**flow/constraint.sdc**
```tcl
create_clock -name core_clock -period 4.97 [get_ports {clk}]
set_input_delay 0.9940 -clock core_clock [delete_from_list [all_inputs] [get_ports {clk}]]
set_output_delay 0.9940 -clock core_clock [all_outputs]
set_load 0.01 [all_outputs]
```
**flow/design.v**
```verilog
module main(clk, rst, mem_rdata, mem_addr, mem_wdata, mem_we);
	input clk, rst;
	input [15:0] mem_rdata;       
	output [7:0] mem_addr;
	output [7:0] mem_wdata;
	output mem_we;
	wire PCWrite, IRWrite, S, AdrSrc, MemWrite, RegSrc1, ExtenderShift, RegWrite;
	wire [1:0] RegSrc0, ALUSrcA, ALUSrcB, ResultSrc, ImmSrc;
	wire [3:0] ALUControl;
	wire [3:0] FLAGS;
	wire [15:0] Instr;
	wire [2:0] IMM_VAL_7;
	wire [7:0] IMM_VAL_1;
	assign ImmSrc = Instr[15:14];
	assign IMM_VAL_7 = 7;
	assign IMM_VAL_1 = 1;
	assign mem_we = MemWrite;
	controller CTRL(
		.clk(clk),
		.rst(rst),
		.FLAGS(FLAGS),
		.Instr(Instr),
		.PCWrite(PCWrite),
		.IRWrite(IRWrite),
		.S(S),
		.AdrSrc(AdrSrc),
		.MemWrite(MemWrite),
		.RegSrc1(RegSrc1),
		.ExtenderShift(ExtenderShift),
		.RegWrite(RegWrite),
		.RegSrc0(RegSrc0),
		.ALUSrcA(ALUSrcA),
		.ALUSrcB(ALUSrcB),
		.ResultSrc(ResultSrc),
		.ALUControl(ALUControl)
	);
	datapath DUT(
		AdrSrc,
		PCWrite,
		MemWrite,
		IRWrite,
		RegSrc1,
		ExtenderShift,
		RegWrite,
		clk,
		rst,
		S,
		ALUControl,
		ALUSrcA,
		ALUSrcB,
		IMM_VAL_1,
		IMM_VAL_7,
		ImmSrc,
		RegSrc0,
		ResultSrc,
		mem_rdata,
		FLAGS,
		Instr,
		mem_addr,
		mem_wdata
	);
endmodule
module controller(clk, rst, FLAGS, Instr, PCWrite, IRWrite, S, AdrSrc, MemWrite, RegSrc1, ExtenderShift, RegWrite, RegSrc0, ALUSrcA, ALUSrcB, ResultSrc, ALUControl);
	input clk, rst;
	input [3:0] FLAGS;
	input [15:0] Instr;
	reg [4:0] current_state, next_state;
	output reg PCWrite, IRWrite, S, AdrSrc, MemWrite, RegSrc1, ExtenderShift, RegWrite;
	output reg [1:0] RegSrc0, ALUSrcA, ALUSrcB, ResultSrc;
	output reg [3:0] ALUControl;
	wire [1:0] OP, CMD_00, B_type, B_flag;
	wire [2:0] CMD_01;
	wire logic_op;
	assign OP = Instr[15:14];
	assign CMD_00 = Instr[13:12];  
	assign CMD_01 = Instr[13:11];  
	assign B_type = Instr[13:12];
	assign B_flag = Instr[11:10];
	assign logic_op = (CMD_01 == 3'b000 | CMD_01 == 3'b001 | CMD_01 == 3'b010);
	parameter Fetch = 0;
	parameter Decode = 1;
	parameter MemAdr = 2;
	parameter MemRead = 3;
	parameter MemWB = 4;
	parameter MemW = 5;
	parameter ExecuteR = 6;
	parameter ExecuteI = 7;
	parameter ALUWB = 8;
	parameter Branch = 9;
	parameter BL = 10;
	parameter BI_MemAdr = 11;
	parameter BI_MemRead = 12;
	parameter BI_WritePC = 13;
	parameter BranchWithCondition = 14;
	always @(posedge clk)
	begin: STATE_MEMORY
		if (rst)
			current_state <= Fetch;
		else
			current_state <= next_state;
	end
	always @(*)
	begin: REGSRC_LOGIC
		RegSrc0 = 0;
		RegSrc1 = 0;
		ExtenderShift = 0;
		case (OP)
			2'b00: begin  
				if (Instr[11] == 1) begin
					RegSrc0 = 2;  
					ExtenderShift = 1;
				end
			end
			2'b01: begin  
				if (!logic_op) begin  
					RegSrc0 = 2;  
					ExtenderShift = 1;
				end
			end
			2'b10: begin  
				RegSrc1 = 1;  
			end
			2'b11: begin  
				RegSrc1 = 1;  
			end
		endcase
	end
	always @(*)
	begin: WRITE_CONTROLLER
		IRWrite = 0;
		PCWrite = 0;
		MemWrite = 0;
		RegWrite = 0;
		S = 0;
		case (current_state)
			Fetch: begin
				IRWrite = 1;
				PCWrite = 1;
			end
			Decode: begin
				PCWrite = 1;
				if (OP == 2'b11 && B_type == 2'b01)  
					RegWrite = 1;
			end
			ExecuteR: S = 1;
			ExecuteI: S = 1;
			ALUWB: RegWrite = 1;
			MemW: MemWrite = 1;
			MemWB: RegWrite = 1;
			Branch: PCWrite = 1;
			BL: PCWrite = 1;
			BI_WritePC: PCWrite = 1;
			BranchWithCondition: begin
				case (B_flag)
					2'b00: PCWrite = (FLAGS[2] == 1);  
					2'b01: PCWrite = (FLAGS[2] == 0);  
					2'b10: PCWrite = (FLAGS[1] == 1);  
					2'b11: PCWrite = (FLAGS[1] == 0);  
				endcase
			end
			default: ;
		endcase
	end
	always @(*)
	begin: OUTPUT_LOGIC
		AdrSrc = 0;
		ALUSrcA = 2'b01;
		ALUSrcB = 2'b10;
		ALUControl = 4'b0000;
		ResultSrc = 2'b10;
		case (current_state)
			Fetch: ;  
			Decode: ;  
			ExecuteR: begin 
				ALUSrcA = 0;  
				ALUSrcB = 2'b00;  
				if (OP == 2'b00) begin  
					if (CMD_00 == 2'b01)
						ALUControl = 4'b0001;  
					if (CMD_00 == 2'b10)
						ALUControl = 4'b0001;  
				end
				if (OP == 2'b01) begin  
					if (CMD_01 == 3'b000)  
						ALUControl = 4'b0100;
					if (CMD_01 == 3'b001)  
						ALUControl = 4'b0101;
					if (CMD_01 == 3'b010)  
						ALUControl = 4'b0110;
				end
			end
			ExecuteI: begin
				ALUSrcB = 2'b01;  
				ALUSrcA = 0;  
				if (OP == 2'b00) begin 
					if (CMD_00 == 2'b11)  
						ALUSrcA = 2'b10;  
					if (CMD_00 == 2'b01)
						ALUControl = 4'b0001;  
					if (CMD_00 == 2'b10)
						ALUControl = 4'b0001;  
				end
				if (OP == 2'b01) begin  
					if (CMD_01 == 3'b011)  
						ALUControl = 4'b1000;
					if (CMD_01 == 3'b100)  
						ALUControl = 4'b1001;
					if (CMD_01 == 3'b101)  
						ALUControl = 4'b1010;
					if (CMD_01 == 3'b110)  
						ALUControl = 4'b1011;
					if (CMD_01 == 3'b111)  
						ALUControl = 4'b1100;
				end
			end	
			ALUWB: ResultSrc = 2'b00;
			MemAdr: begin
				if (Instr[12] == 0)  
					ALUSrcA = 2'b00;	 
				else  
					ALUSrcA = 2'b10;	 
				ALUSrcB = 2'b01;
			end
			MemRead: begin
				ResultSrc = 2'b00;
				AdrSrc = 1;
			end
			MemW: begin
				ResultSrc = 2'b00;
				AdrSrc = 1;
			end
			MemWB: ResultSrc = 2'b01;
			Branch, BL, BI_MemAdr, BranchWithCondition: begin
				ALUSrcA = 2'b10;  
				ALUSrcB = 2'b01;  
			end
			BI_MemRead: begin
				ResultSrc = 2'b00;
				AdrSrc = 1;
			end
			BI_WritePC: ResultSrc = 2'b01;
			default: ;
		endcase
	end
	always @(*)
	begin: NEXT_STATE_LOGIC
		next_state = Fetch;
		case (current_state)
			Fetch: next_state = Decode;
			Decode: begin
				case (OP)
					2'b00: next_state = Instr[11] ? ExecuteI : ExecuteR;  
					2'b01: next_state = logic_op ? ExecuteR : ExecuteI;   
					2'b10: next_state = MemAdr;                           
					2'b11: begin  
						case (B_type)
							2'b00: next_state = Branch;
							2'b01: next_state = BL;
							2'b10: next_state = BI_MemAdr;
							2'b11: next_state = BranchWithCondition;
						endcase
					end
				endcase
			end
			ExecuteR, ExecuteI: begin
				if (OP == 2'b00 && CMD_00 == 2'b10)  
					next_state = Fetch;
				else
					next_state = ALUWB;
			end
			MemAdr: next_state = Instr[13] ? MemRead : MemW;
			MemRead: next_state = MemWB;
			BI_MemAdr: next_state = BI_MemRead;
			BI_MemRead: next_state = BI_WritePC;
			default: next_state = Fetch;
		endcase
	end
endmodule
module datapath(
	AdrSrc,
	PcWrite,
	MemWrite,
	IRWrite,
	RegSrc1,
	ExtenderShift,
	RegWrite,
	clk,
	rst,
	S,
	ALUControl,
	ALUSrcA,
	ALUSrcB,
	IMM_VAL_1,
	IMM_VAL_7,
	ImmSrc,
	RegSrc0,
	ResultSrc,
	M,
	FLAGS,
	Instr,
	MemAddr,
	WrittenData
);
input wire	AdrSrc;
input wire	PcWrite;
input wire	MemWrite;
input wire	IRWrite;
input wire	RegSrc1;
input wire	ExtenderShift;
input wire	RegWrite;
input wire	clk;
input wire	rst;
input wire	S;
input wire	[3:0] ALUControl;
input wire	[1:0] ALUSrcA;
input wire	[1:0] ALUSrcB;
input wire	[7:0] IMM_VAL_1;
input wire	[2:0] IMM_VAL_7;
input wire	[1:0] ImmSrc;
input wire	[1:0] RegSrc0;
input wire	[1:0] ResultSrc;
input wire	[15:0] M;
output wire	[3:0] FLAGS;
output wire	[15:0] Instr;
output wire	[7:0] MemAddr;
output wire	[7:0] WrittenData;
wire	[3:0] F;
wire	[3:3] FL;
wire	[15:0] Instr_ALTERA_SYNTHESIZED;
wire	[7:0] SYNTHESIZED_WIRE_0;
wire	[7:0] SYNTHESIZED_WIRE_1;
wire	[7:0] SYNTHESIZED_WIRE_27;
wire	[7:0] SYNTHESIZED_WIRE_3;
wire	[7:0] SYNTHESIZED_WIRE_4;
wire	[7:0] SYNTHESIZED_WIRE_28;
wire	[7:0] SYNTHESIZED_WIRE_29;
wire	[2:0] SYNTHESIZED_WIRE_8;
wire	[2:0] SYNTHESIZED_WIRE_9;
wire	[7:0] SYNTHESIZED_WIRE_12;
wire	[7:0] SYNTHESIZED_WIRE_30;
wire	[7:0] SYNTHESIZED_WIRE_31;
wire	[7:0] SYNTHESIZED_WIRE_16;
wire	[7:0] SYNTHESIZED_WIRE_32;
wire	[7:0] SYNTHESIZED_WIRE_18;
wire	[7:0] SYNTHESIZED_WIRE_22;
wire	[0:7] SYNTHESIZED_WIRE_24;
wire	[0:7] SYNTHESIZED_WIRE_25;
wire	[0:2] SYNTHESIZED_WIRE_26;
assign	WrittenData = SYNTHESIZED_WIRE_32;
assign	SYNTHESIZED_WIRE_24 = 0;
assign	SYNTHESIZED_WIRE_25 = 0;
assign	SYNTHESIZED_WIRE_26 = 0;
alu_with_shifter #(.W(8))	b2v_inst(
	.A(SYNTHESIZED_WIRE_0),
	.B(SYNTHESIZED_WIRE_1),
	.control(ALUControl),
	.N(F[3]),
	.Z(F[2]),
	.CO(F[1]),
	.OVF(F[0]),
	.out(SYNTHESIZED_WIRE_28));
mux_2x1 #(.W(3))	b2v_inst10(
	.sel(RegSrc1),
	.in0(Instr_ALTERA_SYNTHESIZED[2:0]),
	.in1(Instr_ALTERA_SYNTHESIZED[10:8]),
	.out(SYNTHESIZED_WIRE_9));
reg_w_rst_en #(.W(8))	b2v_inst12(
	.clk(clk),
	.rst(rst),
	.en(PcWrite),
	.inp(SYNTHESIZED_WIRE_27),
	.out(SYNTHESIZED_WIRE_29));
reg_w_rst_en #(.W(4))	b2v_inst13(
	.clk(clk),
	.rst(rst),
	.en(S),
	.inp(F),
	.out(FLAGS));
reg_w_res #(.W(8))	b2v_inst14(
	.clk(clk),
	.rst(rst),
	.inp(SYNTHESIZED_WIRE_3),
	.out(SYNTHESIZED_WIRE_22));
reg_w_res #(.W(8))	b2v_inst15(
	.clk(clk),
	.rst(rst),
	.inp(SYNTHESIZED_WIRE_4),
	.out(SYNTHESIZED_WIRE_32));
reg_w_res #(.W(8))	b2v_inst16(
	.clk(clk),
	.rst(rst),
	.inp(SYNTHESIZED_WIRE_28),
	.out(SYNTHESIZED_WIRE_12));
reg_w_res #(.W(8))	b2v_inst18(
	.clk(clk),
	.rst(rst),
	.inp(M[7:0]),
	.out(SYNTHESIZED_WIRE_30));
mux_2x1 #(.W(8))	b2v_inst19(
	.sel(AdrSrc),
	.in0(SYNTHESIZED_WIRE_29),
	.in1(SYNTHESIZED_WIRE_27),
	.out(SYNTHESIZED_WIRE_16));
reg_file_8	b2v_inst2(
	.clk(clk),
	.rst(rst),
	.WE3(RegWrite),
	.A1(SYNTHESIZED_WIRE_8),
	.A2(SYNTHESIZED_WIRE_9),
	.A3(Instr_ALTERA_SYNTHESIZED[10:8]),
	.R7_in(SYNTHESIZED_WIRE_27),
	.WD3(SYNTHESIZED_WIRE_27),
	.RD1(SYNTHESIZED_WIRE_3),
	.RD2(SYNTHESIZED_WIRE_4));
reg_w_rst_en #(.W(16))	b2v_inst20(
	.clk(clk),
	.rst(rst),
	.en(IRWrite),
	.inp(M),
	.out(Instr_ALTERA_SYNTHESIZED));
mux_4x1 #(.W(8))	b2v_inst22(
	.in0(SYNTHESIZED_WIRE_12),
	.in1(SYNTHESIZED_WIRE_30),
	.in2(SYNTHESIZED_WIRE_28),
	.in3(SYNTHESIZED_WIRE_31),
	.sel(ResultSrc),
	.out(SYNTHESIZED_WIRE_27));
assign	MemAddr = SYNTHESIZED_WIRE_16;
extend	b2v_inst4(
	.ImmSrc(ImmSrc),
	.inp(Instr_ALTERA_SYNTHESIZED[11:0]),
	.out(SYNTHESIZED_WIRE_18));
left_shifter	b2v_inst5(
	.en(ExtenderShift),
	.inp(SYNTHESIZED_WIRE_18),
	.rot(Instr_ALTERA_SYNTHESIZED[7:5]),
	.out(SYNTHESIZED_WIRE_31));
mux_4x1 #(.W(8))	b2v_inst7(
	.in0(SYNTHESIZED_WIRE_32),
	.in1(SYNTHESIZED_WIRE_31),
	.in2(IMM_VAL_1),
	.in3(SYNTHESIZED_WIRE_30),
	.sel(ALUSrcB),
	.out(SYNTHESIZED_WIRE_1));
mux_4x1 #(.W(8))	b2v_inst8(
	.in0(SYNTHESIZED_WIRE_22),
	.in1(SYNTHESIZED_WIRE_29),
	.in2(SYNTHESIZED_WIRE_24),
	.in3(SYNTHESIZED_WIRE_25),
	.sel(ALUSrcA),
	.out(SYNTHESIZED_WIRE_0));
mux_4x1 #(.W(3))	b2v_inst9(
	.in0(Instr_ALTERA_SYNTHESIZED[7:5]),
	.in1(IMM_VAL_7),
	.in2(Instr_ALTERA_SYNTHESIZED[10:8]),
	.in3(SYNTHESIZED_WIRE_26),
	.sel(RegSrc0),
	.out(SYNTHESIZED_WIRE_8));
assign	Instr = Instr_ALTERA_SYNTHESIZED;
endmodule
module dec_3x8(inp, out);
	input [2:0] inp;
	output [7:0] out;
	assign out[7] = (inp[2]) & (inp[1]) & (inp[0]);
	assign out[6] = (inp[2]) & (inp[1]) & (~inp[0]);
	assign out[5] = (inp[2]) & (~inp[1]) & (inp[0]);
	assign out[4] = (inp[2]) & (~inp[1]) & (~inp[0]);
	assign out[3] = (~inp[2]) & (inp[1]) & (inp[0]);
	assign out[2] = (~inp[2]) & (inp[1]) & (~inp[0]);
	assign out[1] = (~inp[2]) & (~inp[1]) & (inp[0]);
	assign out[0] = (~inp[2]) & (~inp[1]) & (~inp[0]);
endmodule
module mux_2x1 #(parameter W=8)(in0, in1, sel, out);
	input [W-1:0] in0, in1;
	input sel;
	output reg [W-1:0] out;
	always @(in0, in1, sel)
		case(sel)
			1'b0: out = in0;
			1'b1: out = in1;
		endcase
endmodule
module mux_4x1 #(parameter W=8)(in0, in1, in2, in3, sel, out);
	input [W-1:0] in0, in1, in2, in3;
	input [1:0] sel;
	output reg [W-1:0] out;
	always @(in0, in1, in2, in3, sel)
		case(sel)
			2'b00: out = in0;
			2'b01: out = in1;
			2'b10: out = in2;
			2'b11: out = in3;
		endcase
endmodule
module mux_8x1 #(parameter W=8)(in0, in1, in2, in3, in4, in5, in6, in7, sel, out);
	input [W-1:0] in0, in1, in2, in3, in4, in5, in6, in7;
	input [2:0] sel;
	wire [W-1:0] middle_out0, middle_out1;
	output [W-1:0] out;
	mux_4x1 #(W) mux1 (in0, in1, in2, in3, sel[1:0], middle_out0);
	mux_4x1 #(W) mux2 (in4, in5, in6, in7, sel[1:0], middle_out1);
	mux_2x1 #(W) mux3 (middle_out0, middle_out1, sel[2], out);
endmodule
module reg_w_res #(parameter W=8) (clk, rst, inp, out);
	input clk, rst;
	input [W-1:0] inp;
	output reg [W-1:0] out;
	always @(posedge clk)
	begin
		if (rst) begin
			out <= 0;
		end else begin
			out <= inp;
		end
	end
endmodule
module reg_w_rst_en #(parameter W=8) (clk, rst, en, inp, out);
	input clk, rst, en;
	input [W-1:0] inp;
	output reg [W-1:0] out;
	always @(posedge clk)
	begin
		if (rst) begin
			out <= 0;
		end else if (en) begin
			out <= inp;
		end
	end
endmodule
module bit_8_reg_w_rst_en #(parameter D=0) (clk, rst, en, inp, out);
	input clk, rst, en;
	input [7:0] inp;
	output reg [7:0] out;
	always @(posedge clk)
	begin
		if (rst) begin
			out <= D;
		end else if (en) begin
			out <= inp;
		end
	end
endmodule
module reg_file_8(clk, rst, A1, A2, A3, WD3, R7_in, RD1, RD2, WE3);
	input clk, rst, WE3;
	input[2:0] A1, A2, A3;
	input[7:0] WD3, R7_in;
	output [7:0] RD1, RD2;
	wire [7:0] R_OUT[7:0];
	wire [7:0] DEC_WR_OUT, WRITE_SELECT;
	dec_3x8 dec_write_en(.inp(A3), .out(DEC_WR_OUT));
	assign WRITE_SELECT[0] = DEC_WR_OUT[0] & WE3;
	assign WRITE_SELECT[1] = DEC_WR_OUT[1] & WE3;
	assign WRITE_SELECT[2] = DEC_WR_OUT[2] & WE3;
	assign WRITE_SELECT[3] = DEC_WR_OUT[3] & WE3;
	assign WRITE_SELECT[4] = DEC_WR_OUT[4] & WE3;
	assign WRITE_SELECT[5] = DEC_WR_OUT[5] & WE3;
	assign WRITE_SELECT[6] = DEC_WR_OUT[6] & WE3;
	assign WRITE_SELECT[7] = DEC_WR_OUT[7] & WE3;
	bit_8_reg_w_rst_en #(0) R0(.clk(clk), .rst(rst), .en(WRITE_SELECT[0]), .inp(WD3), .out(R_OUT[0]));
	bit_8_reg_w_rst_en #(1) R1(.clk(clk), .rst(rst), .en(WRITE_SELECT[1]), .inp(WD3), .out(R_OUT[1]));
	bit_8_reg_w_rst_en #(2) R2(.clk(clk), .rst(rst), .en(WRITE_SELECT[2]), .inp(WD3), .out(R_OUT[2]));
	bit_8_reg_w_rst_en #(3) R3(.clk(clk), .rst(rst), .en(WRITE_SELECT[3]), .inp(WD3), .out(R_OUT[3]));
	bit_8_reg_w_rst_en #(4) R4(.clk(clk), .rst(rst), .en(WRITE_SELECT[4]), .inp(WD3), .out(R_OUT[4]));
	bit_8_reg_w_rst_en #(5) R5(.clk(clk), .rst(rst), .en(WRITE_SELECT[5]), .inp(WD3), .out(R_OUT[5]));
	bit_8_reg_w_rst_en #(6) R6(.clk(clk), .rst(rst), .en(WRITE_SELECT[6]), .inp(WD3), .out(R_OUT[6]));
	bit_8_reg_w_rst_en #(0) R7(.clk(clk), .rst(rst), .en(WRITE_SELECT[7]), .inp(R7_in), .out(R_OUT[7]));
	mux_8x1 #(8) mux_A1(R_OUT[0], R_OUT[1], R_OUT[2], R_OUT[3],
								 R_OUT[4], R_OUT[5], R_OUT[6], R_OUT[7],
								 A1, RD1);
	mux_8x1 #(8) mux_A2(R_OUT[0], R_OUT[1], R_OUT[2], R_OUT[3],
								 R_OUT[4], R_OUT[5], R_OUT[6], R_OUT[7],
								 A2, RD2);
endmodule
module extend(inp, out, ImmSrc);
	input [11:0] inp;
	input [1:0] ImmSrc;
	output reg [7:0] out;
	always @(inp, ImmSrc)
	begin
		case (ImmSrc)
			2'b10: out = {2'b0, inp[11], inp[4:0]};  
			2'b11: out = {2'b0, inp[5:0]};           
			default: out = {3'b0, inp[4:0]};         
		endcase
	end
endmodule
module left_shifter(inp, rot, en, out);
	input [7:0] inp;
	input [2:0] rot;
	input en;
	output reg [7:0] out;
	always @(*)
	begin
	if (en)
	begin
		out = inp << rot;
	end
	else
		out = inp;
	end
endmodule
module alu_with_shifter #(parameter W=8)(A, B, out, control, N, Z, CO, OVF);
	input [W-1:0] A, B;
	input [3:0] control;
	output reg N,Z,CO,OVF;
	output reg [W-1:0] out;
	reg [2*W-1:0] A_A;
	always @(*)
	begin
		CO = 0;
		OVF = 0;
		out = 0;
		A_A = 0;
		case(control)
		4'b0000:	begin  
					{CO, out} = A + B;
					OVF = (A[W-1] ~^ B[W-1]) & (A[W-1] ^ out[W-1]);
					end
		4'b0001:	begin  
					{CO, out} = A - B;
					OVF = (A[W-1] ^ out[W-1]) & (A[W-1] ^ B[W-1]);
					end
		4'b0010:	begin  
					{CO, out} = B - A;
					OVF = (B[W-1] ^ out[W-1]) & (A[W-1] ^ B[W-1]);
					end
		4'b0011:	out = A & (~B);
		4'b0100:	out = A & B;   
		4'b0101:	out = A | B;   
		4'b0110:	out = A ^ B;   
		4'b0111:	out = A ~^ B;
		4'b1000: begin  
					A_A = {A,A};
					A_A = A_A << B;
					out = A_A[2*W-1:W];
					end
		4'b1001: begin  
					A_A = {A,A};
					A_A = A_A >> B;
					out = A_A[W-1:0];
					end
		4'b1010: out = A << B;    
		4'b1011: out = A >> B;    
		4'b1100: out = A >>> B;   
		default: out = 0;
		endcase
		N = out[W-1];
		Z = (out == 0);
	end
endmodule
```
**flow/config.mk**
```make
export PLATFORM = sky130hd
export DESIGN_NAME = main
export DESIGN_NICKNAME = main
export VERILOG_FILES = /design/flow/design.v
export SDC_FILE = /design/flow/constraint.sdc
export NUM_CORES = 4
export LEC_CHECK = 0
export CAP_MARGIN = 40
export CORE_MARGIN = 2
export CORE_UTILIZATION = 66
export SETUP_SLACK_MARGIN = -0.27
export SLEW_MARGIN = 20
```
**flow/run.sh**
```bash
#!/bin/bash
# the make line also repeats each setting of config.mk as NAME=value (left out here)
make -C /OpenROAD-flow-scripts/flow DESIGN_CONFIG=/design/flow/config.mk WORK_HOME=/design/flow/orfs CLKGATE_MAP_FILE= finish
```
==> results of run 1 <==
[through the flow]
step / util [%] / worst slack [ns] / TNS (ns) / instances / instance area, sq um
finish: 85.0 / -0.808 / -2.68 / 1525 / 11800
global route: 85.0 / -1.09 / -8.16 / 1525 / 11800
CTS: 83.6 / -0.319 / -1.12 / 1516 / 11600
detailed placement: 77.9 / -0.467 / -1.02 / 1480 / 10800
global placement: 77.5 / -0.388 / -0.777 / 1472 / 10800
floorplan: - / -0.0820 / -0.150 / 1192 / 9400
[area by class of cell]
cell class	instances	share of cell area [%]
antenna	1	0.0212
clock buffer	18	3.72
clock inverter	14	1.29
inverter	29	0.944
multi-input combinational	933	54.0
sequential	137	23.3
tap	180	1.91
timing repair buffer	213	14.8
[layer usage]
layer  vias up  global-route usage (%)
met3       515                    21.9
met2      1288                    79.5
met5         -                    3.47
met4         8                    40.7
met1      5229                    60.6
li1       4704                       -
[timing repair]
item	CTS	global route
cloned	0	0
setup endpoints to repair	4	6
gates resized	49	26
buffers inserted	11	7
hold buffers	0	0
pin swaps	21	11
==> flow_summary.yaml, run 1 <==
# yosys + openroad results
worst_hold_path:
  hold-path-cell-count: 1
  holdPathEnd: "CTRL.current_state[2]"
  hp-start: "CTRL.current_state[12]"
  min_path_type: "flip-flop to flip-flop"
placed_design:
  io_buffer_count: 34
  dp.final_hpwl_mm: 26.1
  gp_congestion: 1.09
critical_path:
  worst-path-buf-inv: 3
  rr_startpoint: "DUT.b2v_inst20.out[13]"
  startpoint_type: "flip-flop"
  crit_arrival_ns: 4.78
  cpPeakStageDelay_ns: 0.47
  cp_slowest_cell: "nor3_4"
  startpoint: "DUT.b2v_inst20.out[13]"
  reg2reg_to: "DUT.b2v_inst12.out[5]"
  end_kind: "primary output"
  cp.depth: 18
  path_delay_family: "AND-OR/OR-AND gates"
  crit_end: "mem_addr[6]"
  path_max_fanout: 5
  cp.required_ns: 3.98
  crit_chain: "ha_2 > nand4bb_1 > buf_4 > a41oi_2 > nor2_1 > buf_4 > fa_2 > nand2b_4 > a2bb2oi_2 > a21oi_2 > o21bai_2 > a221oi_2 > a31oi_2 > a211o_1 > nor3_4 > a211o_1 > a31oi_1 > buf_2"
  path_class: "flip-flop to primary output"
  ff2ff_path_depth: 17
  reg2reg_slack_ns: -0.05
detailed_routing:
  wl_met2_mm: 17.4
  drt-wirelength-per-cell_um: 27.8
  num_vias: 11700
  firstDrtPassIters: 13
  ant_nets: 0
  first_iter_violations: 2721
  highest_layer: "met5"
  wl_met3_mm: 6.91
  drc_errors: 0
  met1_length_mm: 13.4
  finalWirelength_mm: 42.3
  vias_per_cell: 7.70
synthesis:
  synth_area_sq_um: 9400
  top_area_share_pct: 29.2
  edf_count: 0
  netlist_logic_family_top: "AND-OR/OR-AND gates"
  postSynthSeqShare_pct: 29.2
  synthMuxAreaShare_pct: 7.14
  yosys_register_bits: 137
  xor_area_share_pct: 0.559
  yosys-top-cells-area: "dfxtp_1 (29%), nand2_1 (5.8%), ha_1 (4.7%), o21ai_0 (4.6%), a21oi_1 (4.5%)"
  syn_inst: 1192
  yosys-top-cells-count: "nand2_1 (145), dfxtp_1 (137), nor2_1 (105), o21ai_0 (87), a21oi_1 (85)"
  ys_sh_aoi_pct: 27.9
  avgSynthCellArea_sq_um: 7.88
  simple_gate_area_share_pct: 23.9
  synth_chip_area_sq_um: 9400
  top_area_cell: "dfxtp_1"
  yosysWarnings: 20
  synthFlopType: "dfxtp_1"
  fp_nets: 1248
  synth-adder-area-share_pct: 5.30
  synth.most_common_cell: "nand2_1"
  yosysCellCount: 1192
  async_flop_share_pct: 0
  synth.distinct_cells: 94
timing:
  finalHoldViolCount: 0
  worst_slew_pin_slew_ns: 1.12
  slew-limit-headroom_pct: 24.5
  min_period_ns: 5.78
  maxSlewViolCount: 0
  rsz0062_at_grt: "true"
  setup_slack_ns: -0.808
  setup_viol: 5
  max_freq_mhz: 173
  fin_hold_ws_ns: 0.506
  fin_crit_sh_pct: 116
  skew_ns: 0.0167
cts:
  cts.clk_slew.worst_paths_ns: 0.08
  cts_buffers: 17
  tritoncts: "yes"
  h-tree-depth: 4
  clk_latency_ns: 0.45
  root_buffer: "clkbuf_16"
  clkSinkCount: 137
  clk_path_buf_depth: 2
die:
  io_pins: 35
  rows: 43
  dieWidth_um: 123
  core_sq_um: 13900
  fp_util_pct: 67.7
  die_area_sq_um: 15200
  die_h_um: 123
pwr:
  p_comb_share_pct: 30.6
  power.group.top: "clock"
  p_comb_mw: 1.11
  powerClk_mw: 1.31
  seq_power_share_pct: 33.2
  p_leak_nw: 4.72
  p_clk_share_pct: 36.2
  power_density_nw_per_um2: 307
  cell_internal_pwr_mw: 2.32
  power.switching_mw: 1.31
  pg_seq_mw: 1.20
  power_mw: 3.62
  ir_drop_v: 0.000313
  swShare_pct: 36.1
cells_and_area:
  num-fill-cells: 772
  logic_area_sq_um: 6370
  flop_area_sq_um: 2750
  nets: 1387
  syn_to_final_growth_pct: 25.5
flow_run:
  warnings: 57
  drv_cap: 0
outcome:
  status: "failed layout checks"
  failed_checks: "setup timing"
global_routing:
  grt_pass1_wl_mm: 60.4
  grt_usage_pct: 53.4
  grt.overflow.total: 0
  grt_pass1_vias: 10900
  grt_max_degree: 63
  antenna_found_initial: 4
==> run 2, diff against run 1 <==
- ABC_AREA: unset -> 1
- CAP_MARGIN: 40 -> 20
- CORE_UTILIZATION: 66 -> 62
- SETUP_SLACK_MARGIN: -0.27 -> 0.56
- clock period: 4.97 -> 3.93 ns (I/O delays scaled with it)
==> run 2 against run 1 <==
Compared with the run above:
- the run now fails in global routing
- synthesized area down 1.3%
- die size is 4.9% higher
- synthesized cell count rose by 25%
==> flow_summary.yaml, run 2 <==
# flow metrics
outcome:
  status: "aborted with a tool error"
  haltStage: "global routing"
  tool.error: "[ERROR GRT-0232] Routing congestion too high. Check the congestion heatmap in the GUI."
cts:
  clkSinkCount: 137
  clk_path_buf_depth: 2
  root_buffer: "clkbuf_16"
  cts_buffers: 17
  h-tree-depth: 4
synthesis:
  synth_area_sq_um: 9270
  yosysCellCount: 1488
  simple_gate_area_share_pct: 35.6
  top_area_cell: "dfxtp_1"
  syn_inst: 1488
  async_flop_share_pct: 0
  synth.most_common_cell: "nand2_1"
  edf_count: 0
  synth.distinct_cells: 53
  postSynthSeqShare_pct: 29.6
  yosys_register_bits: 137
  synth_chip_area_sq_um: 9270
  ys_sh_aoi_pct: 18.0
  avgSynthCellArea_sq_um: 6.23
  xor_area_share_pct: 0.567
  yosys-top-cells-area: "dfxtp_1 (30%), nand2_1 (15%), inv_1 (8.7%), nor2_1 (6.3%), nand3_1 (5.9%)"
  yosysWarnings: 20
  netlist_logic_family_top: "simple AND/OR/NAND/NOR gates"
  top_area_share_pct: 29.6
  synthMuxAreaShare_pct: 0
  fp_nets: 1536
  yosys-top-cells-count: "nand2_1 (367), inv_1 (216), nor2_1 (155), dfxtp_1 (137), nand3_1 (110)"
  synthFlopType: "dfxtp_1"
  synth-adder-area-share_pct: 4.21
placed_design:
  io_buffer_count: 34
  placedCellCount: 1862
  pre_cts_slack_ns: -0.944
  gp_congestion: 1.04
  dp.final_hpwl_mm: 25.7
  post_dp_cell_area_sq_um: 11300
die:
  io_pins: 35
  dieWidth_um: 126
  die_h_um: 126
  fp_util_pct: 63.6
  rows: 44
  core_sq_um: 14600
  die_area_sq_um: 16000
global_routing:
  grt.overflow.total: 35
  grt_usage_pct: 78.7
## run 2: routing by layer
| metal | GRT usage, % | overflow |
|---|---|---|
| met5 | 18.3 | 0 |
| met4 | 81.8 | 22 |
| met3 | 62.6 | 0 |
| met2 | 93.9 | 13 |
| met1 | 79.9 | 0 |
## run 2: what timing repair did
item	4_1_cts
endpoints found under the setup margin	75
cloned	3
pin swaps	64
resized	189
hold buffers	0
setup buffers	54
==> run 3, diff against run 2 <==
- ABC_AREA: 1 -> unset
- CAP_MARGIN: 20 -> 0
- CELL_PAD_IN_SITES_DETAIL_PLACEMENT: unset -> 1
- CELL_PAD_IN_SITES_GLOBAL_PLACEMENT: unset -> 1
- CORE_ASPECT_RATIO: unset -> 1.72
- CORE_MARGIN: 2 -> 7
- CORE_UTILIZATION: 62 -> 47
- CTS_CLUSTER_DIAMETER: unset -> 197
- CTS_CLUSTER_SIZE: unset -> 82
- GPL_ROUTABILITY_DRIVEN: unset -> 0
- MAX_ROUTING_LAYER: unset -> met4
- PLACE_DENSITY_LB_ADDON: unset -> 0.3
- SETUP_SLACK_MARGIN: 0.56 -> 0.31
- SLEW_MARGIN: 20 -> 40
- TNS_END_PERCENT: unset -> 45
- clock period: 3.93 -> 6.74 ns (I/O delays scaled with it)
==> run 3 against run 2 <==
Compared with the run above:
- now clean on timing, DRC and antenna
- synthesized cell count shrank 20%
- die size grew 52%
- synthesized area grew 1.3%
==> flow_summary.yaml, run 3 <==
# yosys + openroad results
synthesis:
  synthMuxAreaShare_pct: 7.14
  synth_chip_area_sq_um: 9400
  async_flop_share_pct: 0
  simple_gate_area_share_pct: 23.9
  top_area_cell: "dfxtp_1"
  yosysCellCount: 1192
  xor_area_share_pct: 0.559
  edf_count: 0
  synth.most_common_cell: "nand2_1"
  ys_sh_aoi_pct: 27.9
  fp_nets: 1248
  synth-adder-area-share_pct: 5.30
  synth.distinct_cells: 94
  synth_area_sq_um: 9400
  top_area_share_pct: 29.2
  avgSynthCellArea_sq_um: 7.88
  yosys-top-cells-area: "dfxtp_1 (29%), nand2_1 (5.8%), ha_1 (4.7%), o21ai_0 (4.6%), a21oi_1 (4.5%)"
  yosysWarnings: 20
  yosys_register_bits: 137
  netlist_logic_family_top: "AND-OR/OR-AND gates"
  synthFlopType: "dfxtp_1"
  postSynthSeqShare_pct: 29.2
  syn_inst: 1192
  yosys-top-cells-count: "nand2_1 (145), dfxtp_1 (137), nor2_1 (105), o21ai_0 (87), a21oi_1 (85)"
critical_path:
  cp.depth: 20
  path_max_fanout: 15
  startpoint: "DUT.b2v_inst20.out[15]"
  path_delay_family: "AND-OR/OR-AND gates"
  cpPeakStageDelay_ns: 0.58
  path_class: "flip-flop to primary output"
  crit_arrival_ns: 5.02
  cp_slowest_cell: "clkdlybuf4s50_1"
  ff2ff_path_depth: 17
  reg2reg_slack_ns: 1.34
  crit_chain: "buf_4 > and3b_1 > a21oi_1 > buf_4 > a32o_1 > o21ai_2 > buf_4 > inv_2 > ha_1 > nor2_1 > a2bb2oi_1 > a21oi_1 > o21bai_1 > o32a_1 > a31oi_1 > a211o_1 > nor3_4 > a211o_1 > a31oi_2 > clkdlybuf4s50_1"
  end_kind: "primary output"
  reg2reg_to: "DUT.b2v_inst13.out[2]"
  rr_startpoint: "CTRL.current_state[13]"
  crit_top_cell: "buf_4"
  crit_end: "mem_addr[6]"
  cp.required_ns: 5.39
  worst-path-buf-inv: 5
  startpoint_type: "flip-flop"
placed_design:
  io_buffer_count: 34
  post_dp_cell_area_sq_um: 9930
  placedCellCount: 1414
  dp.final_hpwl_mm: 28.5
detailed_routing:
  firstDrtPassIters: 5
  vias_per_cell: 6.93
  finalWirelength_mm: 40.2
  drc_errors: 0
  num_vias: 10100
  drt-wirelength-per-cell_um: 27.6
  first_iter_violations: 830
  ant_nets: 0
timing:
  worst_slew_pin_slew_ns: 0.961
  finalHoldViolCount: 0
  skew_ns: 0.0118
  maxSlewViolCount: 0
  max_freq_mhz: 157
  fin_crit_sh_pct: 94.5
  min_period_ns: 6.37
  rsz0062_at_grt: "true"
  tns_ns: 0
  setup_viol: 0
  slew-limit-headroom_pct: 35.6
cts:
  tritoncts: "yes"
  h-tree-depth: 4
  clkSinkCount: 137
  clk_path_buf_depth: 2
  cts_hold_buf: 0
  clk_latency_ns: 0.44
  cts_buffers: 17
  root_buffer: "clkbuf_16"
  cts.clk_slew.worst_paths_ns: 0.06
pwr:
  ir_drop_v: 0.000292
  pg_seq_uw: 896
  p_comb_uw: 640
  p_clk_share_pct: 39.2
  seq_power_share_pct: 35.5
  powerClk_uw: 990
  power.group.top: "clock"
  cell_internal_pwr_mw: 1.70
  power_density_nw_per_um2: 237
  swShare_pct: 32.9
  p_comb_share_pct: 25.3
  power.switching_uw: 831
  p_leak_nw: 4.04
global_routing:
  grt_pass1_wl_mm: 61.2
  grt_max_degree: 72
  grt.overflow.total: 0
  grt_usage_pct: 34.0
  antenna_found_initial: 1
  grt_pass1_vias: 10500
flow_run:
  drv_cap: 0
  warnings: 54
cells_and_area:
  syn_to_final_growth_pct: 13.7
  nets: 1256
  fin_cells: 1455
  num-fill-cells: 2387
  stdcell_area_sq_um: 10700
die:
  die_h_um: 199
  core_sq_um: 19500
  fp_util_pct: 48.1
  io_pins: 35
  rows: 67
  dieWidth_um: 122
  die_area_sq_um: 24300
worst_hold_path:
  hp-start: "CTRL.current_state[12]"
  holdPathEnd: "CTRL.current_state[2]"
  min_path_type: "flip-flop to flip-flop"
  hold-path-cell-count: 1
outcome:
  status: "finished clean"
-- run 3: metrics by stage --
step / total power, mW / setup slack [ns] / util (%) / hold WS, ns
2_1_floorplan: 1.31 / 1.33 / - / 0.431
3_3_place_gp: 1.50 / 0.636 / 50.7 / 0.458
3_5_place_dp: 1.52 / 0.497 / 50.8 / 0.470
4_1_cts: 2.51 / 0.317 / 54.2 / 0.494
5_1_grt: 2.60 / 0.269 / 54.7 / 0.502
6_report: 2.53 / 0.369 / 54.7 / 0.497
-- run 3: area by class of cell --
cell class / count / area, sq um / area share (%)
diodes: 1 / 2.50 / 0.0234
well taps: 241 / 302 / 2.82
clock inverters: 11 / 143 / 1.34
clock buffers: 21 / 480 / 4.50
multi-input cells: 933 / 6200 / 58.0
repair buffers: 82 / 696 / 6.51
inverters: 29 / 111 / 1.04
flip-flops and latches: 137 / 2750 / 25.7
-- run 3: repair_timing --
| item | in CTS | in global routing |
|---|---|---|
| setup endpoints to repair | 2 | 3 |
| pin swaps | 0 | 6 |
| resized | 10 | 9 |
| buffers inserted | 1 | 7 |
-- run 3: per-layer routing --
metal,share of wire [%],up-vias,GRT usage (%)
met5,0,-,-
met4,9.4,0,27.6
met3,5.5,223,5.80
met2,51,456,58.5
met1,34,4966,32.9
li1,-,4434,-
==> run 4, diff against run 3 <==
- ABC_AREA: unset -> 1
- CAP_MARGIN: 0 -> 20
- CELL_PAD_IN_SITES_DETAIL_PLACEMENT: 1 -> unset
- CELL_PAD_IN_SITES_GLOBAL_PLACEMENT: 1 -> unset
- CORE_ASPECT_RATIO: 1.72 -> unset
- CORE_MARGIN: 7 -> 2
- CORE_UTILIZATION: 47 -> 72
- CTS_CLUSTER_DIAMETER: 197 -> unset
- CTS_CLUSTER_SIZE: 82 -> unset
- GPL_ROUTABILITY_DRIVEN: 0 -> unset
- MAX_ROUTING_LAYER: met4 -> unset
- PLACE_DENSITY_LB_ADDON: 0.3 -> 0.02
- SETUP_SLACK_MARGIN: 0.31 -> unset
- SLEW_MARGIN: 40 -> 20
- TNS_END_PERCENT: 45 -> 10
- clock period: 6.74 -> 4.62 ns (I/O delays scaled with it)
==> run 4 against run 3 <==
Compared with the run above:
- synthesized cell count up 25%
- die size is 43% lower
- synthesized area is 1.3% lower
- the flow now stops in global routing
==> flow_summary.yaml, run 4 <==
# flow metrics
synthesis:
  netlist_logic_family_top: "simple AND/OR/NAND/NOR gates"
  async_flop_share_pct: 0
  edf_count: 0
  synth_area_sq_um: 9270
  synth-adder-area-share_pct: 4.21
  yosys-top-cells-area: "dfxtp_1 (30%), nand2_1 (15%), inv_1 (8.7%), nor2_1 (6.3%), nand3_1 (5.9%)"
  xor_area_share_pct: 0.567
  yosys-top-cells-count: "nand2_1 (367), inv_1 (216), nor2_1 (155), dfxtp_1 (137), nand3_1 (110)"
  yosysWarnings: 20
  top_area_share_pct: 29.6
  synth_chip_area_sq_um: 9270
  synth.distinct_cells: 53
  synth.most_common_cell: "nand2_1"
  synthMuxAreaShare_pct: 0
  avgSynthCellArea_sq_um: 6.23
  fp_nets: 1536
  synthFlopType: "dfxtp_1"
  simple_gate_area_share_pct: 35.6
  ys_sh_aoi_pct: 18.0
  yosys_register_bits: 137
  syn_inst: 1488
  postSynthSeqShare_pct: 29.6
  top_area_cell: "dfxtp_1"
  yosysCellCount: 1488
cts:
  h-tree-depth: 4
  clkSinkCount: 137
  cts_buffers: 17
  root_buffer: "clkbuf_16"
  clk_path_buf_depth: 2
  cts_hold_buf: 0
die:
  fp_util_pct: 73.5
  dieWidth_um: 117
  core_sq_um: 12600
  die_area_sq_um: 13800
  rows: 41
  die_h_um: 117
  io_pins: 35
placed_design:
  pre_cts_slack_ns: -0.0599
  gp_congestion: 1.09
  io_buffer_count: 34
  dp.final_hpwl_mm: 23.1
  post_dp_cell_area_sq_um: 10300
outcome:
  haltStage: "global routing"
  status: "aborted with a tool error"
## run 4: repair_timing
item	CTS
resized	47
setup endpoints to repair	8
buffers inserted	7
pin swaps	17
## run 4: per-stage QoR
stage	instances	setup TNS (ns)
floorplan	1488	0
global placement	1734	0
detailed placement	1734	-0.0901
CTS	1773	-0.501
==> run 5, diff against run 4 <==
- ABC_AREA: 1 -> unset
- CAP_MARGIN: 20 -> 0
- CELL_PAD_IN_SITES_GLOBAL_PLACEMENT: unset -> 0
- CORE_MARGIN: 2 -> 7
- CTS_CLUSTER_DIAMETER: unset -> 54
- CTS_CLUSTER_SIZE: unset -> 38
- MAX_ROUTING_LAYER: unset -> met5
- PLACE_DENSITY_LB_ADDON: 0.02 -> unset
- SETUP_SLACK_MARGIN: unset -> 0.82
- TNS_END_PERCENT: 10 -> 60
- clock period: 4.62 -> 4.69 ns (I/O delays scaled with it)
==> run 5 against run 4 <==
Compared with the run above:
- the run again fails in global routing
- synthesized area increased by 1.3%
- synthesized cell count down 20%
- die size up 19%
==> flow_summary.yaml, run 5 <==
# flow metrics
outcome:
  status: "aborted with a tool error"
  haltStage: "global routing"
  tool.error: "[ERROR GRT-0116] Global routing finished with congestion. Check the congestion regions in the DRC Viewer."
synthesis:
  avgSynthCellArea_sq_um: 7.88
  fp_nets: 1248
  simple_gate_area_share_pct: 23.9
  synth_chip_area_sq_um: 9400
  yosys-top-cells-area: "dfxtp_1 (29%), nand2_1 (5.8%), ha_1 (4.7%), o21ai_0 (4.6%), a21oi_1 (4.5%)"
  top_area_share_pct: 29.2
  syn_inst: 1192
  synth-adder-area-share_pct: 5.30
  yosysCellCount: 1192
  netlist_logic_family_top: "AND-OR/OR-AND gates"
  yosysWarnings: 20
  xor_area_share_pct: 0.559
  synthFlopType: "dfxtp_1"
  synthMuxAreaShare_pct: 7.14
  edf_count: 0
  synth.most_common_cell: "nand2_1"
  synth.distinct_cells: 94
  async_flop_share_pct: 0
  synth_area_sq_um: 9400
  yosys_register_bits: 137
  yosys-top-cells-count: "nand2_1 (145), dfxtp_1 (137), nor2_1 (105), o21ai_0 (87), a21oi_1 (85)"
  postSynthSeqShare_pct: 29.2
  top_area_cell: "dfxtp_1"
  ys_sh_aoi_pct: 27.9
cts:
  clkSinkCount: 137
  h-tree-depth: 4
  clk_path_buf_depth: 2
  root_buffer: "clkbuf_16"
  cts_hold_buf: 0
  cts_buffers: 17
die:
  die_h_um: 128
  die_area_sq_um: 16400
  fp_util_pct: 74.2
  io_pins: 35
  dieWidth_um: 128
  rows: 41
  core_sq_um: 12700
global_routing:
  grt_usage_pct: 69.2
  grt.overflow.total: 112
placed_design:
  dp.final_hpwl_mm: 25.4
  post_dp_cell_area_sq_um: 10900
  io_buffer_count: 34
  gp_congestion: 1.16
[run 5: metrics by stage]
step / util, % / instances / hold WS (ns) / power, mW / worst slack, ns
CTS: 94.0 / 1523 / 0.478 / 3.75 / -0.403
detailed placement: 86.0 / 1477 / 0.455 / 2.27 / -0.408
global placement: 86.0 / 1477 / 0.439 / 2.24 / -0.286
floorplan: - / 1192 / 0.431 / 1.90 / 0.00178
[run 5: metal layers]
metal	GRT overflow	GRT usage (%)
met4	54	70.6
met1	1	68.2
met5	0	14.0
met2	57	86.4
met3	0	53.9
[run 5: repair_timing]
action,in CTS
cloned,2
setup buffers,12
pin swaps,30
resized,82
setup endpoints to repair,63
endpoints found under the hold margin,0
==> run 6, diff against run 5 <==
- ABC_AREA: unset -> 1
- CELL_PAD_IN_SITES_GLOBAL_PLACEMENT: 0 -> 1
- CORE_ASPECT_RATIO: unset -> 1.88
- CORE_UTILIZATION: 72 -> 55
- CTS_CLUSTER_DIAMETER: 54 -> 217
- CTS_CLUSTER_SIZE: 38 -> 100
- SETUP_SLACK_MARGIN: 0.82 -> -0.61
- TNS_END_PERCENT: 60 -> 85
- clock period: 4.69 -> 6.74 ns (I/O delays scaled with it)
==> run 6 against run 5 <==
Compared with the run above:
- now clean on timing, DRC and antenna
- synthesized area decreased by 1.3%
- die size increased by 27%
- synthesized cell count increased by 25%
==> flow_summary.yaml, run 6 <==
# yosys + openroad results
timing:
  slew-limit-headroom_pct: 32.4
  setup_viol: 0
  max_freq_mhz: 155
  finalHoldViolCount: 0
  fin_crit_sh_pct: 95.8
  worst_slew_pin_slew_ns: 1.01
  fin_hold_ws_ns: 0.429
  skew_ns: 0.0106
  setup_slack_ns: 0.284
  maxSlewViolCount: 0
  min_period_ns: 6.46
critical_path:
  cpPeakStageDelay_ns: 0.71
  crit_arrival_ns: 5.11
  path_class: "flip-flop to primary output"
  cp.depth: 19
  reg2reg_to: "DUT.b2v_inst12.out[6]"
  path_max_fanout: 10
  path_delay_family: "simple AND/OR/NAND/NOR gates"
  cp.required_ns: 5.39
  reg2reg_slack_ns: 2.35
  crit_end: "mem_addr[5]"
  worst-path-buf-inv: 2
  crit_chain: "nor2_4 > nand4_2 > o21ai_0 > ha_1 > inv_1 > nor2_1 > nand2_1 > nand2_1 > a21oi_1 > xor2_1 > o21ai_0 > nor2_1 > o21a_1 > nand2_1 > o21ai_2 > nand3_4 > nand2_1 > o21ai_1 > clkdlybuf4s50_1"
  startpoint_type: "flip-flop"
  startpoint: "CTRL.current_state[14]"
  rr_startpoint: "CTRL.current_state[14]"
  cp_slowest_cell: "o21ai_0"
  ff2ff_path_depth: 21
  crit_top_cell: "nand2_1"
  end_kind: "primary output"
synthesis:
  synth-adder-area-share_pct: 4.21
  yosys-top-cells-count: "nand2_1 (367), inv_1 (216), nor2_1 (155), dfxtp_1 (137), nand3_1 (110)"
  synth_chip_area_sq_um: 9270
  top_area_cell: "dfxtp_1"
  simple_gate_area_share_pct: 35.6
  async_flop_share_pct: 0
  synth.distinct_cells: 53
  edf_count: 0
  xor_area_share_pct: 0.567
  yosys-top-cells-area: "dfxtp_1 (30%), nand2_1 (15%), inv_1 (8.7%), nor2_1 (6.3%), nand3_1 (5.9%)"
  synthFlopType: "dfxtp_1"
  netlist_logic_family_top: "simple AND/OR/NAND/NOR gates"
  postSynthSeqShare_pct: 29.6
  avgSynthCellArea_sq_um: 6.23
  synth_area_sq_um: 9270
  fp_nets: 1536
  synthMuxAreaShare_pct: 0
  top_area_share_pct: 29.6
  yosys_register_bits: 137
  yosysWarnings: 20
  yosysCellCount: 1488
  syn_inst: 1488
  synth.most_common_cell: "nand2_1"
  ys_sh_aoi_pct: 18.0
detailed_routing:
  drc_errors: 0
  finalWirelength_mm: 34.6
  drt-wirelength-per-cell_um: 20.0
  first_iter_violations: 799
  ant_nets: 0
  antenna_cells: 0
  num_vias: 10100
  vias_per_cell: 5.84
  firstDrtPassIters: 8
global_routing:
  grt_pass1_wl_mm: 52.9
  grt_max_degree: 56
  grt.overflow.total: 0
  antenna_found_initial: 0
  grt_pass1_vias: 9758
  grt_usage_pct: 33.8
placed_design:
  dp.final_hpwl_mm: 27.3
  gp_congestion: 1.02
  io_buffer_count: 34
  pre_cts_slack_ns: 0.881
  placedCellCount: 1699
pwr:
  p_comb_uw: 748
  powerClk_uw: 985
  pg_seq_uw: 891
  power.switching_uw: 980
  power.group.top: "clock"
  seq_power_share_pct: 33.9
  p_clk_share_pct: 37.5
  ir_drop_v: 0.000280
  swShare_pct: 37.3
  power_mw: 2.62
  power_density_nw_per_um2: 252
  cell_internal_pwr_mw: 1.64
  p_leak_nw: 4.98
  p_comb_share_pct: 28.5
outcome:
  status: "finished clean"
die:
  die_h_um: 192
  io_pins: 35
  fp_util_pct: 55.6
  die_area_sq_um: 20900
  core_sq_um: 16700
  dieWidth_um: 109
  rows: 65
flow_run:
  drv_cap: 0
  warnings: 47
cts:
  cts_buffers: 17
  cts_hold_buf: 0
  h-tree-depth: 4
  tritoncts: "yes"
  clk_latency_ns: 0.43
  root_buffer: "clkbuf_16"
  cts.clk_slew.worst_paths_ns: 0.07
  post_cts_buffers: 0
  clkSinkCount: 137
  clk_path_buf_depth: 2
  cts-resized-gates: 0
cells_and_area:
  fin_cells: 1731
  utilization_pct: 62.6
  nets: 1565
  syn_to_final_growth_pct: 12.5
worst_hold_path:
  min_path_type: "flip-flop to flip-flop"
  hp-start: "CTRL.current_state[12]"
  holdPathEnd: "CTRL.current_state[2]"
  hold-path-cell-count: 2
run 6: layout make-up:
type	instances	area, sq um
multi-input combinational	1068	5410
clock inverter	15	199
fill	1645	6240
clock buffer	17	425
tap	201	251
inverter	234	878
sequential	137	2740
timing repair buffer	59	526
run 6: through the flow:
step | TNS [ns] | cell area (sq um)
floorplan | 0 | 9270
global placement | 0 | 9810
detailed placement | 0 | 9810
CTS | 0 | 10400
global route | -0.00469 | 10400
finish | 0 | 10400
run 6: per-layer routing:
layer / vias to the layer above / share of wire (%) / GRT usage (%)
met3: 192 / 4.9 / 4.94
met4: 0 / 11 / 32.4
met1: 4595 / 32 / 29.3
li1: 4872 / - / -
met5: - / 0 / 0
met2: 444 / 52 / 63.0
==> run 7, diff against run 6 <==
- ABC_AREA: 1 -> unset
- CAP_MARGIN: 0 -> 20
- CELL_PAD_IN_SITES_GLOBAL_PLACEMENT: 1 -> unset
- CORE_ASPECT_RATIO: 1.88 -> unset
- CORE_MARGIN: 7 -> 2
- CORE_UTILIZATION: 55 -> 64
- CTS_CLUSTER_DIAMETER: 217 -> unset
- CTS_CLUSTER_SIZE: 100 -> unset
- MAX_ROUTING_LAYER: met5 -> unset
- SETUP_SLACK_MARGIN: -0.61 -> unset
- TNS_END_PERCENT: 85 -> unset
- clock period: 6.74 -> 3.05 ns (I/O delays scaled with it)
==> run 7 against run 6 <==
Compared with the run above:
- synthesized cell count shrank 20%
- the run now fails in global routing
- die size shrank 25%
- synthesized area grew 1.3%
==> flow_summary.yaml, run 7 <==
# flow metrics
synthesis:
  synth.most_common_cell: "nand2_1"
  avgSynthCellArea_sq_um: 7.88
  synthMuxAreaShare_pct: 7.14
  yosys-top-cells-area: "dfxtp_1 (29%), nand2_1 (5.8%), ha_1 (4.7%), o21ai_0 (4.6%), a21oi_1 (4.5%)"
  async_flop_share_pct: 0
  edf_count: 0
  ys_sh_aoi_pct: 27.9
  netlist_logic_family_top: "AND-OR/OR-AND gates"
  synth-adder-area-share_pct: 5.30
  top_area_share_pct: 29.2
  top_area_cell: "dfxtp_1"
  synth_chip_area_sq_um: 9400
  yosysCellCount: 1192
  synthFlopType: "dfxtp_1"
  yosys_register_bits: 137
  simple_gate_area_share_pct: 23.9
  xor_area_share_pct: 0.559
  synth_area_sq_um: 9400
  yosys-top-cells-count: "nand2_1 (145), dfxtp_1 (137), nor2_1 (105), o21ai_0 (87), a21oi_1 (85)"
  yosysWarnings: 20
  synth.distinct_cells: 94
  syn_inst: 1192
  postSynthSeqShare_pct: 29.2
  fp_nets: 1248
global_routing:
  grt.overflow.total: 14
  grt_usage_pct: 68.8
outcome:
  status: "aborted with a tool error"
  tool.error: "[ERROR GRT-0116] Global routing finished with congestion. Check the congestion regions in the DRC Viewer."
  haltStage: "global routing"
placed_design:
  io_buffer_count: 34
  placedCellCount: 1601
  gp_congestion: 1.09
  dp.final_hpwl_mm: 27.9
  post_dp_cell_area_sq_um: 11900
die:
  fp_util_pct: 65.1
  io_pins: 35
  die_area_sq_um: 15700
  die_h_um: 125
  dieWidth_um: 125
  core_sq_um: 14400
  rows: 44
cts:
  h-tree-depth: 4
  root_buffer: "clkbuf_16"
  clk_path_buf_depth: 2
  cts_buffers: 17
  clkSinkCount: 137
[run 7: layer usage]
metal / GRT overflow / global-route usage, %
met1: 0 / 71.4
met3: 0 / 43.1
met4: 7 / 70.3
met5: 0 / 8.36
met2: 7 / 90.5
[run 7: repair_timing]
action / 4_1_cts
cloned: 3
hold buffers: 0
setup buffers: 25
pin swaps: 40
gates resized: 100
setup endpoints to repair: 87
[run 7: per-stage QoR]
step	worst slack [ns]	TNS, ns
3_3_place_gp	-1.76	-71.37
2_1_floorplan	-1.31	-45.49
4_1_cts	-1.74	-73.95
3_5_place_dp	-1.81	-76.45
==> run 8, diff against run 7 <==
- ABC_AREA: unset -> 1
- CORE_UTILIZATION: 64 -> 72
- PLACE_DENSITY_LB_ADDON: unset -> 0.16
- SETUP_SLACK_MARGIN: unset -> 1.72
- clock period: 3.05 -> 6.54 ns (I/O delays scaled with it)
==> run 8 against run 7 <==
Compared with the run above:
- the flow again stops in global routing
- die size is 12% lower
- synthesized area is 1.3% lower
- synthesized cell count is 25% higher
==> flow_summary.yaml, run 8 <==
# flow metrics
synthesis:
  yosys-top-cells-count: "nand2_1 (367), inv_1 (216), nor2_1 (155), dfxtp_1 (137), nand3_1 (110)"
  yosysCellCount: 1488
  top_area_share_pct: 29.6
  syn_inst: 1488
  fp_nets: 1536
  synth_chip_area_sq_um: 9270
  synth.most_common_cell: "nand2_1"
  edf_count: 0
  xor_area_share_pct: 0.567
  synthMuxAreaShare_pct: 0
  synth-adder-area-share_pct: 4.21
  avgSynthCellArea_sq_um: 6.23
  async_flop_share_pct: 0
  simple_gate_area_share_pct: 35.6
  yosys_register_bits: 137
  synth_area_sq_um: 9270
  synthFlopType: "dfxtp_1"
  top_area_cell: "dfxtp_1"
  ys_sh_aoi_pct: 18.0
  yosys-top-cells-area: "dfxtp_1 (30%), nand2_1 (15%), inv_1 (8.7%), nor2_1 (6.3%), nand3_1 (5.9%)"
  netlist_logic_family_top: "simple AND/OR/NAND/NOR gates"
  synth.distinct_cells: 53
  postSynthSeqShare_pct: 29.6
  yosysWarnings: 20
cts:
  clk_path_buf_depth: 2
  clkSinkCount: 137
  cts_hold_buf: 0
  h-tree-depth: 4
  cts_buffers: 17
  root_buffer: "clkbuf_16"
die:
  die_h_um: 117
  die_area_sq_um: 13800
  rows: 41
  io_pins: 35
  core_sq_um: 12600
  dieWidth_um: 117
  fp_util_pct: 73.5
placed_design:
  io_buffer_count: 34
  post_dp_cell_area_sq_um: 9730
  dp.final_hpwl_mm: 22.6
  gp_congestion: 1.10
outcome:
  haltStage: "global routing"
  tool.error: "[ERROR GRT-0116] Global routing finished with congestion. Check the congestion regions in the DRC Viewer."
  status: "aborted with a tool error"
global_routing:
  grt_usage_pct: 70.5
  grt.overflow.total: 7
-- run 8: repair_timing --
action,CTS
hold endpoints to repair,0
setup buffers,81
gates cloned,2
pin swaps,62
setup endpoints to repair,8
resized,148
-- run 8: layer usage --
layer	GRT usage [%]	GRT overflow
met5	5.15	0
met4	69.4	3
met3	52.2	0
met2	91.2	4
met1	70.8	0
-- run 8: stage by stage --
step,util (%),setup WS [ns],cells
2_1_floorplan,-,1.72,1488
3_3_place_gp,77.1,0.852,1661
3_5_place_dp,77.1,0.759,1661
4_1_cts,90.0,1.52,1776
==> run 9, diff against run 8 <==
- CAP_MARGIN: 20 -> 0
- CORE_UTILIZATION: 72 -> 68
- CTS_CLUSTER_DIAMETER: unset -> 380
- CTS_CLUSTER_SIZE: unset -> 15
- PLACE_DENSITY_LB_ADDON: 0.16 -> unset
- SETUP_SLACK_MARGIN: 1.72 -> -0.27
- clock period: 6.54 -> 4.17 ns (I/O delays scaled with it)
==> run 9 against run 8 <==
Compared with the run above:
- the run again fails in global routing
- synthesized area unchanged
- synthesized cell count unchanged
- die size rose by 5.7%
==> flow_summary.yaml, run 9 <==
# flow metrics
synthesis:
  syn_inst: 1488
  top_area_cell: "dfxtp_1"
  fp_nets: 1536
  simple_gate_area_share_pct: 35.6
  synth.most_common_cell: "nand2_1"
  yosysWarnings: 20
  yosys_register_bits: 137
  yosys-top-cells-area: "dfxtp_1 (30%), nand2_1 (15%), inv_1 (8.7%), nor2_1 (6.3%), nand3_1 (5.9%)"
  synth_chip_area_sq_um: 9270
  edf_count: 0
  synthMuxAreaShare_pct: 0
  netlist_logic_family_top: "simple AND/OR/NAND/NOR gates"
  avgSynthCellArea_sq_um: 6.23
  synth-adder-area-share_pct: 4.21
  yosysCellCount: 1488
  ys_sh_aoi_pct: 18.0
  xor_area_share_pct: 0.567
  top_area_share_pct: 29.6
  postSynthSeqShare_pct: 29.6
  yosys-top-cells-count: "nand2_1 (367), inv_1 (216), nor2_1 (155), dfxtp_1 (137), nand3_1 (110)"
  synthFlopType: "dfxtp_1"
  async_flop_share_pct: 0
  synth.distinct_cells: 53
  synth_area_sq_um: 9270
placed_design:
  pre_cts_slack_ns: -0.564
  gp_congestion: 1.11
  io_buffer_count: 34
  placedCellCount: 1821
  dp.final_hpwl_mm: 24.9
outcome:
  haltStage: "global routing"
  status: "aborted with a tool error"
  tool.error: "[ERROR GRT-0232] Routing congestion too high. Check the congestion heatmap in the GUI."
die:
  dieWidth_um: 121
  fp_util_pct: 69.7
  core_sq_um: 13300
  io_pins: 35
  rows: 42
  die_h_um: 121
  die_area_sq_um: 14600
global_routing:
  grt_usage_pct: 77.3
  grt.overflow.total: 170
cts:
  cts_buffers: 17
  h-tree-depth: 4
  clkSinkCount: 137
  root_buffer: "clkbuf_16"
  clk_path_buf_depth: 2
[run 9: repair_timing]
| item | 4_1_cts |
|---|---|
| hold buffers | 0 |
| gates resized | 92 |
| setup endpoints to repair | 8 |
| buffers inserted | 10 |
| pin swaps | 28 |
| gates cloned | 0 |
[run 9: stage by stage]
stage | cell area [sq um] | util (%) | hold WS, ns | setup TNS (ns)
2_1_floorplan | 9280 | - | 0.403 | -0.246
3_3_place_gp | 10900 | 82.1 | 0.411 | -2.35
3_5_place_dp | 10900 | 82.1 | 0.413 | -3.15
4_1_cts | 11800 | 88.5 | 0.426 | -3.12
[run 9: per-layer routing]
layer	GRT overflow	global-route usage, %
met5	1	12.1
met4	66	84.3
met3	4	56.0
met2	98	97.2
met1	1	76.4
==> run 10, diff against run 9 <==
- ABC_AREA: 1 -> unset
- CELL_PAD_IN_SITES_GLOBAL_PLACEMENT: unset -> 0
- CORE_MARGIN: 2 -> 7
- CORE_UTILIZATION: 68 -> 72
- CTS_CLUSTER_DIAMETER: 380 -> 54
- CTS_CLUSTER_SIZE: 15 -> unset
- MAX_ROUTING_LAYER: unset -> met5
- SETUP_SLACK_MARGIN: -0.27 -> 0.23
- SLEW_MARGIN: 20 -> 40
- TNS_END_PERCENT: unset -> 85
- clock period: 4.17 -> 4.69 ns (I/O delays scaled with it)
==> run 10 against run 9 <==
Compared with the run above:
- the flow again stops in global routing
- synthesized cell count down 20%
- die size up 13%
- synthesized area up 1.3%
==> flow_summary.yaml, run 10 <==
# flow metrics
outcome:
  status: "aborted with a tool error"
  haltStage: "global routing"
  tool.error: "[ERROR GRT-0232] Routing congestion too high. Check the congestion heatmap in the GUI."
synthesis:
  simple_gate_area_share_pct: 23.9
  fp_nets: 1248
  ys_sh_aoi_pct: 27.9
  synth.distinct_cells: 94
  yosys-top-cells-count: "nand2_1 (145), dfxtp_1 (137), nor2_1 (105), o21ai_0 (87), a21oi_1 (85)"
  yosysCellCount: 1192
  top_area_cell: "dfxtp_1"
  async_flop_share_pct: 0
  synth-adder-area-share_pct: 5.30
  synth.most_common_cell: "nand2_1"
  avgSynthCellArea_sq_um: 7.88
  synth_area_sq_um: 9400
  synthMuxAreaShare_pct: 7.14
  xor_area_share_pct: 0.559
  yosys-top-cells-area: "dfxtp_1 (29%), nand2_1 (5.8%), ha_1 (4.7%), o21ai_0 (4.6%), a21oi_1 (4.5%)"
  netlist_logic_family_top: "AND-OR/OR-AND gates"
  synthFlopType: "dfxtp_1"
  yosysWarnings: 20
  edf_count: 0
  synth_chip_area_sq_um: 9400
  yosys_register_bits: 137
  top_area_share_pct: 29.2
  postSynthSeqShare_pct: 29.2
  syn_inst: 1192
cts:
  root_buffer: "clkbuf_16"
  cts_buffers: 17
  h-tree-depth: 4
  clk_path_buf_depth: 2
  clkSinkCount: 137
  cts_hold_buf: 0
placed_design:
  pre_cts_slack_ns: -0.499
  gp_congestion: 1.15
  io_buffer_count: 34
  dp.final_hpwl_mm: 24.7
die:
  core_sq_um: 12700
  rows: 41
  fp_util_pct: 74.2
  die_area_sq_um: 16400
  io_pins: 35
  die_h_um: 128
  dieWidth_um: 128
global_routing:
  grt.overflow.total: 9
  grt_usage_pct: 70.3
run 10: metrics by stage:
stage,TNS (ns),hold WS [ns],cell area (sq um),std cells
CTS,-1.24,0.501,11700,1511
detailed placement,-1.42,0.469,10800,1467
global placement,-1.09,0.467,10800,1467
floorplan,-0.0114,0.431,9480,1192
run 10: routing by layer:
metal | global-route usage [%] | overflow
met5 | 29.0 | 0
met1 | 68.7 | 0
met3 | 58.7 | 0
met4 | 68.7 | 4
met2 | 85.5 | 5
run 10: repair_timing:
action,CTS
setup buffers,12
setup endpoints to repair,24
pin swaps,28
resized,58
No activity file was given, so power comes from the tool's default toggle rates.
